## the reference run
## mem32
module mem32 (
    input Clk,                
    input rst,              
    input wr,         
    input rd,            
    input [3:0] in_add,      
    input [31:0] Data_in_32,  
    output reg [31:0] Data_out_32,  
    output reg valid
);
For scale: roughly 2000 cells after synthesis, ~73 I/O pins, about 13000 um^2 of cells after synthesis.
clock: 3.59 ns
lec_check: 0
abc_area: 1
cap_margin: 5
cell_pad_in_sites_global_placement: 1
core_aspect_ratio: 1.5
core_margin: 2
core_utilization: 21
cts_cluster_diameter: 79
cts_cluster_size: 30
gpl_timing_driven: 0
hold_slack_margin: 0.03
max_routing_layer: met5
min_routing_layer: met2
place_density_lb_addon: 0.07
slew_margin: 20
tns_end_percent: 95
run.sh (not shown) runs the stock make flow with config.mk's settings and CLKGATE_MAP_FILE=.
Although it ran to completion, the reference run produced a layout that fails the final checks because of setup timing.
Inputs modified between the reference run and the trial run:
Settings: CORE_ASPECT_RATIO no longer set, was 1.5; CELL_PAD_IN_SITES_GLOBAL_PLACEMENT no longer set, was 1; ABC_AREA no longer set, was 1; TNS_END_PERCENT no longer set, was 95; MIN_ROUTING_LAYER no longer set, was met2; MAX_ROUTING_LAYER no longer set, was met5; CTS_CLUSTER_DIAMETER no longer set, was 79; PLACE_DENSITY_LB_ADDON no longer set, was 0.07; CORE_UTILIZATION now 40, was 21; HOLD_SLACK_MARGIN no longer set, was 0.03; CTS_CLUSTER_SIZE no longer set, was 30; GPL_TIMING_DRIVEN no longer set, was 0; CAP_MARGIN now 20, was 5; the clock period (ns, I/O delays scaled along) now 4.06, was 3.59.
==> comparison <==
- The trial run has completed all stages; timing, DRC and antenna checks passed.
- STATUS run=the reference run STAGES=ALL_DONE FINAL_CHECKS=FAILED CAUSE=setup timing
- Delta (the trial run minus the reference run): number of filler instances in the final layout decreased 53%, final cell utilization of the core increased 21 points, sequential power share essentially unchanged, routed wire length decreased 33 mm, register-to-register slack increased 0.45 ns.
- The number of standard cells after synthesis in the reference run is 1.2 times that in the trial run.
- The trial run does better than the reference run on first-pass GRT wire length.
- Going from the reference run to the trial run, the critical path depth was found to have gone down by 3.
- A startpoint of the worst setup timing path of in_add[2] is what the reference run shows, while in_add[1] belongs to the trial run.

* * *

The RTL this note starts from:
==> flow/design.v <==
`timescale 1ns / 1ps
module mem32 (
    input Clk,                
    input rst,              
    input wr,         
    input rd,            
    input [3:0] in_add,      
    input [31:0] Data_in_32,  
    output reg [31:0] Data_out_32,  
    output reg valid
);
    reg [7:0] A [0:15];  
    always @(posedge Clk or posedge rst) begin
        if (rst) begin
            Data_out_32 <= 32'b0;
            valid <= 0;
        end else begin
            case ({wr, rd}) 
                2'b10: begin
                    if (in_add <= 12) begin  
                        A[in_add]     <= Data_in_32[7:0];    
                        A[in_add + 1] <= Data_in_32[15:8];   
                        A[in_add + 2] <= Data_in_32[23:16];  
                        A[in_add + 3] <= Data_in_32[31:24];  
                        valid <= 0;
                    end
                end
                2'b01: begin
                    if (in_add <= 12) begin  
                        Data_out_32[7:0]    <= A[in_add];      
                        Data_out_32[15:8]   <= A[in_add + 1];  
                        Data_out_32[23:16]  <= A[in_add + 2];  
                        Data_out_32[31:24]  <= A[in_add + 3]; 
                        valid <= 1; 
                    end else begin
                        Data_out_32 <= 32'b0; 
                        valid <= 0; 
                    end
                end
                default: begin
                    Data_out_32 <= 32'b0;  
                    valid <= 0;
                end
            endcase
        end
    end
endmodule
==> flow/config.mk <==
export PLATFORM = sky130hd
export DESIGN_NAME = mem32
export DESIGN_NICKNAME = mem32
export VERILOG_FILES = /design/flow/design.v
export SDC_FILE = /design/flow/constraint.sdc
export NUM_CORES = 4
export LEC_CHECK = 0
export ABC_AREA = 1
export CAP_MARGIN = 5
export CELL_PAD_IN_SITES_DETAIL_PLACEMENT = 2
export CELL_PAD_IN_SITES_GLOBAL_PLACEMENT = 1
export CORE_ASPECT_RATIO = 1.5
export CORE_MARGIN = 2
export CORE_UTILIZATION = 21
export CTS_CLUSTER_DIAMETER = 79
export CTS_CLUSTER_SIZE = 30
export GPL_TIMING_DRIVEN = 1
export MAX_ROUTING_LAYER = met5
export MIN_ROUTING_LAYER = met2
export PLACE_DENSITY_LB_ADDON = 0.07
export SETUP_SLACK_MARGIN = 0.19
export SLEW_MARGIN = 20
export TNS_END_PERCENT = 55
==> flow/constraint.sdc <==
create_clock -name core_clock -period 2.6 [get_ports {Clk}]
set_input_delay 0.5200 -clock core_clock [delete_from_list [all_inputs] [get_ports {Clk}]]
set_output_delay 0.5200 -clock core_clock [all_outputs]
set_load 0.01 [all_outputs]
==> next run, changes <==
- ABC_AREA: 1 -> not set
- CAP_MARGIN: 5 -> 20
- CELL_PAD_IN_SITES_DETAIL_PLACEMENT: 2 -> not set
- CELL_PAD_IN_SITES_GLOBAL_PLACEMENT: 1 -> not set
- CORE_ASPECT_RATIO: 1.5 -> 0.52
- CORE_UTILIZATION: 21 -> 40
- CTS_CLUSTER_DIAMETER: 79 -> not set
- CTS_CLUSTER_SIZE: 30 -> 86
- GPL_ROUTABILITY_DRIVEN: not set -> 0
- GPL_TIMING_DRIVEN: 1 -> not set
- MAX_ROUTING_LAYER: met5 -> not set
- PLACE_DENSITY_LB_ADDON: 0.07 -> not set
- SETUP_SLACK_MARGIN: 0.19 -> not set
- SLEW_MARGIN: 20 -> 10
- TNS_END_PERCENT: 55 -> 90
- clock period: 2.6 -> 3.48 ns (I/O delays scaled with it)
=> Now the flow ended with an error in global routing. Synthesized cell count decreases by 19%. Synthesized area came out higher by 6.0%. Die size falls by 44%.
==> next run, changes <==
- CORE_ASPECT_RATIO: 0.52 -> not set
- CORE_UTILIZATION: 40 -> 21
- CTS_CLUSTER_SIZE: 86 -> not set
- GPL_ROUTABILITY_DRIVEN: 0 -> not set
- MIN_ROUTING_LAYER: met2 -> not set
- SLEW_MARGIN: 10 -> 20
- TNS_END_PERCENT: 90 -> not set
- clock period: 3.48 -> 4.06 ns (I/O delays scaled with it)
Outcome:
- Now the flow ran to the end with no violations
- synthesized cell count does not change
- area after synthesis stays the same
- die size goes up by 88%

* * *

v18:
Starts from the design.v that is shown in full above.
clock: 3.59 ns
lec_check: 0
cap_margin: 5
core_aspect_ratio: 1.5
core_margin: 2
core_utilization: 21
cts_cluster_diameter: 79
cts_cluster_size: 30
max_routing_layer: met4
min_routing_layer: met2
place_density_lb_addon: 0.07
slew_margin: 20
tns_end_percent: 45
v18 was carried through to the last stage, and its layout satisfied the timing, design-rule and antenna checks.
Input changes introduced in v52 (baseline for comparison: v18):
Settings: removing PLACE_DENSITY_LB_ADDON (formerly 0.07); changing TNS_END_PERCENT from 45 to 5; removing MIN_ROUTING_LAYER (formerly met2); setting SETUP_SLACK_MARGIN to -0.15 for the first time; changing CAP_MARGIN from 5 to 20; removing CTS_CLUSTER_SIZE (formerly 30); setting HOLD_SLACK_MARGIN to 0.29 for the first time; changing CORE_UTILIZATION from 21 to 65; removing CTS_CLUSTER_DIAMETER (formerly 79); removing CORE_ASPECT_RATIO (formerly 1.5); removing MAX_ROUTING_LAYER (formerly met4); changing the clock period (ns, I/O delays scaled along) from 3.59 to 2.46.
Notes after the runs:
v52 did not finish; the tool stopped in global routing with error GRT-0116. Core outline area down 45000 µm² in v52 wrt v18. On final weighted congestion of routability-driven global placement, the higher figure sits with v52, not v18. Taking v18 as the reference point, the detailed placement HPWL of v52 falls by 41%. As far as H-tree depth goes, v18 and v52 are indistinguishable; the numbers are identical. Die span in x, v52 and v18: larger value in v18. Sort v52 and v18 by number of rows in the core area, descending, and v18 comes first. As far as average instance area after synthesis goes, v52 and v18 are indistinguishable; the numbers are identical. Minimum setup slack after placement in v52 is 660 ps lower than in v18. Post-cts repair resize count in v52 is 1 higher than in v18. | xor/xnor cell area share of the yosys netlist | v52 vs v18 | ≈ equal |.
Input changes introduced in v48 (baseline for comparison: v52):
Settings: a change of CORE_UTILIZATION from 65 to 40; a deleted HOLD_SLACK_MARGIN that had been 0.29; a deleted SETUP_SLACK_MARGIN that had been -0.15; a deleted TNS_END_PERCENT that had been 5; a change of the clock period (ns, I/O delays scaled along) from 2.46 to 5.0.
### Flow results
Against v52, die span in y in v48 rose by more than a quarter.
v48 -> v52: area after synthesis delta 0, exact match
[compare] base=v52 new=v48: number of core rows rose by 15, overall die area shows an increase of 61%.
v48 reached the final stage; the timing, design-rule and antenna checks on its layout passed.
v52: it failed during global routing, and the tool reported GRT-0116.
## Diff of input files: v36 against v48
Settings: PLACE_DENSITY: unset -> 0.36; CTS_CLUSTER_DIAMETER: unset -> 250; CTS_CLUSTER_SIZE: unset -> 61; ABC_AREA: unset -> 1; SETUP_SLACK_MARGIN: unset -> 0.99; TNS_END_PERCENT: unset -> 15; CORE_MARGIN: 2 -> 7.
==> comparison <==
v36 reached the end of the flow, and the finished layout is clean on the timing, design-rule and antenna checks.
v48 | status: complete | timing, DRC, antenna: pass
Comparing v36 and v48, register-to-register path setup slack is higher on v36.
Number of inverters outside the clock class in the layout in v36 vs v48: up 161
Standard cell area after detailed placement was lower in v36 than in v48.
v36 against v48: clock tree buffer count of the final layout +7; switching component of the power decreased by 170 µW relative to the old numbers.

* * *

== JK ==
// mem32: RTL as listed in full above, without the edits since
clock: 3.59 ns
lec_check: 0
cap_margin: 5
core_aspect_ratio: 1.39
core_margin: 2
core_utilization: 21
cts_cluster_size: 30
min_routing_layer: met2
place_density_lb_addon: 0.07
slew_margin: 20
JK reached the final stage; the timing, design-rule and antenna checks on its layout passed.
Inputs modified between JK and MS:
- removing MIN_ROUTING_LAYER (formerly met2)
- changing CORE_UTILIZATION from 21 to 70
- removing CORE_ASPECT_RATIO (formerly 1.39)
- changing CTS_CLUSTER_SIZE from 30 to 60
- changing CAP_MARGIN from 5 to 20
- removing PLACE_DENSITY_LB_ADDON (formerly 0.07)
- changing the clock period (ns, I/O delays scaled along) from 3.59 to 2.02
Notes after the runs:
- The log for MS ends in 4_1_cts with error DPL-0038, so the run never completed.
- Going from JK to MS, the half-perimeter wire length of the detailed placement result was found to have gone down by 26,000 microns.
- As far as post-synth tally of flip-flops with integrated enable goes, JK and MS are indistinguishable; the numbers are identical.
- Re core region area: JK and MS aren't equal, and the higher value belongs to JK.
Modified inputs, AL compared to MS
- swapping 70 for 55 in CORE_UTILIZATION
- putting CORE_ASPECT_RATIO at 1.35 where nothing was set
- swapping 2 for 7 in CORE_MARGIN
- putting PLACE_DENSITY at 0.36 where nothing was set
- putting TNS_END_PERCENT at 5 where nothing was set
- putting CTS_CLUSTER_DIAMETER at 330 where nothing was set
- swapping 60 for 98 in CTS_CLUSTER_SIZE
- swapping 2.02 for 5.0 in the clock period (ns, I/O delays scaled along)
Notes after the runs:
Against MS, AL comes in 1.61 ns higher on worst-case setup slack after placement. AL against MS: final HPWL from detailed placement shrank by 9.0%, number of instances in the synthesized netlist held steady. AL completed; timing, DRC and antenna clean. Between MS and AL, die area is higher for AL, MS comes in under that. MS has a higher initial standard-cell utilization of the core than AL.
Edits applied to the flow inputs when going from AL to TR:
- swapping 55 for 72 in CORE_UTILIZATION
- swapping 0.36 for 0.35 in PLACE_DENSITY
- swapping 7 for 2 in CORE_MARGIN
- swapping 1.35 for 0.85 in CORE_ASPECT_RATIO
- swapping 98 for 83 in CTS_CLUSTER_SIZE
- swapping 330 for 103 in CTS_CLUSTER_DIAMETER
- putting SETUP_SLACK_MARGIN at 0.69 where nothing was set
- putting ABC_AREA at 0 where nothing was set
- putting HOLD_SLACK_MARGIN at -0.09 where nothing was set
- putting MAX_ROUTING_LAYER at met4 where nothing was set
- clearing TNS_END_PERCENT, which used to be 5
- swapping 5.0 for 2.7 in the clock period (ns, I/O delays scaled along)
[summary]
- Re overall die height: TR is 67 microns down on AL.
- Of TR and AL, just one finished clean: AL.
- Status(TR) = ERROR, stage = 4_1_cts
- Re net count after synthesis: no difference whatsoever between AL and TR.
- Higher final RePlAce weighted congestion goes to TR over AL.
- Min count of placed standard cells including taps across TR and AL: AL
Changes in PW relative to TR:
- removing PLACE_DENSITY (formerly 0.35)
- setting TNS_END_PERCENT to 45 for the first time
- removing HOLD_SLACK_MARGIN (formerly -0.09)
- removing CTS_CLUSTER_DIAMETER (formerly 103)
- setting CELL_PAD_IN_SITES_DETAIL_PLACEMENT to 1 for the first time
- removing SETUP_SLACK_MARGIN (formerly 0.69)
- changing CORE_UTILIZATION from 72 to 40
- removing ABC_AREA (formerly 0)
- removing CTS_CLUSTER_SIZE (formerly 83)
- changing SLEW_MARGIN from 20 to 5
- removing CORE_ASPECT_RATIO (formerly 0.85)
- changing the clock period (ns, I/O delays scaled along) from 2.7 to 5.0
### Flow results
- PW closes out successfully: all stages finished, all timing, DRC and antenna checks passed.
- Compared with TR, PW shows a lower starting density of the core.
- [compare] base=TR new=PW: width of the die rose 23%, die size rose 16,000 sq um, height of the die rose about 44%.
Power is estimated from default activity; no workload was simulated.
